==> job 298 <==
==> flow/design.v <==
module a23_multiply (
input                       i_clk,
input                       i_rst,           
input                       i_fetch_stall,
input       [31:0]          i_a_in,          
input       [31:0]          i_b_in,          
input       [1:0]           i_function,
input                       i_execute,
output      [31:0]          o_out,
output      [1:0]           o_flags,         
output reg                  o_done           
);
wire        enable;
wire        accumulate;
wire [33:0] multiplier;
wire [33:0] multiplier_bar;
wire [33:0] sum;
wire [33:0] sum34_b;
reg  [5:0]  count;
reg  [5:0]  count_nxt;
reg  [67:0] product;
reg  [67:0] product_nxt;
reg  [1:0]  flags_nxt;
wire [32:0] sum_acc1;            
assign enable         = i_function[0];
assign accumulate     = i_function[1];
assign multiplier     =  { 2'd0, i_a_in} ;
assign multiplier_bar = ~{ 2'd0, i_a_in} + 34'd1 ;
assign sum34_b        =  product[1:0] == 2'b01 ? multiplier     :
                         product[1:0] == 2'b10 ? multiplier_bar :
                                                 34'd0          ;
    assign sum =  product[67:34] + sum34_b;
    assign sum_acc1 = {1'd0, product[32:1]} + {1'd0, i_a_in};
always @*
    begin
    count_nxt           = count;
    product_nxt         = product;
    flags_nxt   = { product[32], product[32:1] == 32'd0 }; 
    if ( count == 6'd0 )
        product_nxt = {33'd0, 1'd0, i_b_in, 1'd0 } ;
    else if ( count <= 6'd33 )
        product_nxt = { sum[33], sum, product[33:1]} ;
    else if ( count == 6'd34 && accumulate )
        begin
        product_nxt         = { product[64:33], sum_acc1[31:0], 1'd0};  
        end
    if (count == 6'd0)   
        count_nxt   = enable ? 6'd1 : 6'd0;
    else if ((count == 6'd34 && !accumulate) ||   
             (count == 6'd35 &&  accumulate)  )   
        count_nxt   = 6'd0;
    else
        count_nxt   = count + 1'd1;
    end
always @ ( posedge i_clk )
    if ( i_rst )
        begin
        count           <= 6'd0;
        o_done          <= 1'd0;
        end
    else if ( !i_fetch_stall )
        begin
        count           <= i_execute ? count_nxt          : count;           
        product         <= i_execute ? product_nxt        : product;        
        o_done          <= i_execute ? count == 6'd31     : o_done;          
        end
assign o_out   = product[32:1]; 
assign o_flags = flags_nxt;
endmodule
module amber_mul (
input                       i_clk,
input                       i_rst,           
input                       i_start,
input                       i_accumulate,    
input       [31:0]          i_a,             
input       [31:0]          i_b,             
input       [31:0]          i_c,             
output                      o_ready,
output                      o_done,
output      [31:0]          o_result,
output      [1:0]           o_flags          
);
reg         busy;
reg         acc_q;
reg  [31:0] a_q;
reg  [31:0] c_q;
reg         done_d1;
reg         done_d2;
reg         done_d3;
wire        mult_done;
wire        take;
wire [31:0] mult_a;
wire [1:0]  mult_function;
assign take          = i_start && !busy;
assign o_ready       = !busy;
assign mult_a        = done_d2 ? c_q : a_q;
assign mult_function = busy ? { acc_q, 1'd0 } : { i_accumulate, take };
always @ ( posedge i_clk )
    if ( take )
        begin
        acc_q <= i_accumulate;
        a_q   <= i_a;
        c_q   <= i_c;
        end
always @ ( posedge i_clk )
    if ( i_rst )
        begin
        busy    <= 1'd0;
        done_d1 <= 1'd0;
        done_d2 <= 1'd0;
        done_d3 <= 1'd0;
        end
    else
        begin
        busy    <= take ? 1'd1 : ( o_done ? 1'd0 : busy );
        done_d1 <= mult_done;
        done_d2 <= done_d1;
        done_d3 <= done_d2 && acc_q;
        end
assign o_done = busy && ( acc_q ? done_d3 : done_d2 );
a23_multiply u_multiply (
    .i_clk          ( i_clk          ),
    .i_rst          ( i_rst          ),
    .i_fetch_stall  ( 1'd0           ),
    .i_a_in         ( mult_a         ),
    .i_b_in         ( i_b            ),
    .i_function     ( mult_function  ),
    .i_execute      ( 1'd1           ),
    .o_out          ( o_result       ),
    .o_flags        ( o_flags        ),
    .o_done         ( mult_done      )
);
endmodule
==> flow/run.sh <==
#!/bin/bash
# the make line also repeats each setting of config.mk as NAME=value (left out here)
make -C /OpenROAD-flow-scripts/flow DESIGN_CONFIG=/design/flow/config.mk WORK_HOME=/design/flow/orfs CLKGATE_MAP_FILE= finish
==> flow/config.mk <==
export PLATFORM = sky130hd
export DESIGN_NAME = amber_mul
export DESIGN_NICKNAME = amber_mul
export VERILOG_FILES = /design/flow/design.v
export SDC_FILE = /design/flow/constraint.sdc
export NUM_CORES = 4
export LEC_CHECK = 0
export ABC_AREA = 1
export CAP_MARGIN = 20
export CELL_PAD_IN_SITES_DETAIL_PLACEMENT = 0
export CELL_PAD_IN_SITES_GLOBAL_PLACEMENT = 1
export CORE_MARGIN = 6
export CORE_UTILIZATION = 21
export CTS_CLUSTER_SIZE = 89
export GPL_ROUTABILITY_DRIVEN = 0
export GPL_TIMING_DRIVEN = 1
export HOLD_SLACK_MARGIN = 0.21
export MAX_ROUTING_LAYER = met4
export PLACE_DENSITY = 0.36
export SETUP_SLACK_MARGIN = -0.36
export SLEW_MARGIN = 30
export TNS_END_PERCENT = 35
==> flow/constraint.sdc <==
create_clock -name core_clock -period 5.22 [get_ports {i_clk}]
set_input_delay 1.0440 -clock core_clock [delete_from_list [all_inputs] [get_ports {i_clk}]]
set_output_delay 1.0440 -clock core_clock [all_outputs]
set_load 0.01 [all_outputs]
==> inputs of job 7293, as changes to job 298 <==
ABC_AREA = not set   (was 1)
CELL_PAD_IN_SITES_DETAIL_PLACEMENT = not set   (was 0)
CELL_PAD_IN_SITES_GLOBAL_PLACEMENT = not set   (was 1)
CORE_MARGIN = 2   (was 6)
CORE_UTILIZATION = 60   (was 21)
CTS_CLUSTER_SIZE = not set   (was 89)
GPL_ROUTABILITY_DRIVEN = not set   (was 0)
GPL_TIMING_DRIVEN = not set   (was 1)
HOLD_SLACK_MARGIN = not set   (was 0.21)
MAX_ROUTING_LAYER = not set   (was met4)
PLACE_DENSITY = not set   (was 0.36)
SETUP_SLACK_MARGIN = not set   (was -0.36)
SLEW_MARGIN = 20   (was 30)
TNS_END_PERCENT = not set   (was 35)
==> flow/constraint.sdc (replaced) <==
create_clock -name core_clock -period 2.72 [get_ports {i_clk}]
set_input_delay 0.5440 -clock core_clock [delete_from_list [all_inputs] [get_ports {i_clk}]]
set_output_delay 0.5440 -clock core_clock [all_outputs]
set_load 0.01 [all_outputs]
==> inputs of job 8912, as changes to job 298 <==
ABC_AREA = not set   (was 1)
CELL_PAD_IN_SITES_DETAIL_PLACEMENT = not set   (was 0)
CELL_PAD_IN_SITES_GLOBAL_PLACEMENT = not set   (was 1)
CORE_MARGIN = 2   (was 6)
CORE_UTILIZATION = 40   (was 21)
CTS_CLUSTER_SIZE = not set   (was 89)
GPL_ROUTABILITY_DRIVEN = not set   (was 0)
GPL_TIMING_DRIVEN = not set   (was 1)
HOLD_SLACK_MARGIN = not set   (was 0.21)
MAX_ROUTING_LAYER = not set   (was met4)
PLACE_DENSITY = 0.6   (was 0.36)
SETUP_SLACK_MARGIN = not set   (was -0.36)
SLEW_MARGIN = 20   (was 30)
TNS_END_PERCENT = not set   (was 35)
==> flow/constraint.sdc (replaced) <==
create_clock -name core_clock -period 4.85 [get_ports {i_clk}]
set_input_delay 0.9700 -clock core_clock [delete_from_list [all_inputs] [get_ports {i_clk}]]
set_output_delay 0.9700 -clock core_clock [all_outputs]
set_load 0.01 [all_outputs]
==> impl_metrics.py <==
# Auto-generated metrics
metrics = {
    "synth": {
        "logic_family": "AND-OR/OR-AND gates",
        "synth_top_cell_by_count": "edfxtp_1",
        "ys_cells": 1020,
        "synth_xor_xnor_area_share": 0.06609,
        "yosys.area.top_type_share": 0.3885,
    },
    "run_status": {
        "firstError": "[ERROR GRT-0232] Routing congestion too high. Check the congestion heatmap in the GUI.",
        "status": "did not finish",
        "haltStage": "global routing",
    },
    "floorplanning": {
        "core_area_sq_um": 16580,
    },
    "global_route": {
        "gr-total-overflow": 1590,
        "track_usage": 0.9987,
    },
}
the above is filed under job 7293

==> impl_metrics.py <==
# Generated from Yosys and OpenROAD reports
metrics = {
    "run_status": {
        "status": "timing/DRC/antenna clean",
    },
    "cells_and_area": {
        "comb_area_sq_um": 5568,
        "final_nets": 1312,
        "buffers": 169,
    },
    "synth": {
        "yosys.area.top_type_share": 0.3885,
        "synth_top_cell_by_count": "edfxtp_1",
        "synth_xor_xnor_area_share": 0.06609,
    },
    "worst_setup_path": {
        "cp_slowest_stage_delay_ps": 600,
    },
    "floorplanning": {
        "core_area_sq_um": 25110,
    },
    "pwr": {
        "pwr_density_cell_nw_per_um2": 334.3,
    },
    "sta": {
        "min_period_ps": 4639,
        "timing.fmax_ghz": 0.2156,
    },
    "global_route": {
        "track_usage": 0.2064,
    },
}
the above is filed under job 8912

==> impl_metrics.py <==
# Generated from Yosys and OpenROAD reports
metrics = {
    "global_route": {
        "track_usage": 0.1627,
    },
    "sta": {
        "min_period_ps": 4527,
    },
    "synth": {
        "synth_top_cell_by_count": "nand2_1",
        "yosys.area.top_type_share": 0.3581,
        "ys_cells": 1500,
    },
    "cells_and_area": {
        "dominant_cells": "combinational gates",
        "logic_gates": 1127,
        "area_growth_pct": 22.87,
        "regArea_sq_um": 4184,
    },
    "floorplanning": {
        "core_area_sq_um": 51720,
    },
    "placement": {
        "postPlaceCellArea_sq_um": 13010,
        "place_inst": 2271,
    },
    "run_status": {
        "status": "timing/DRC/antenna clean",
    },
}
the above is filed under job 298

Power is estimated from default activity; no workload was simulated.
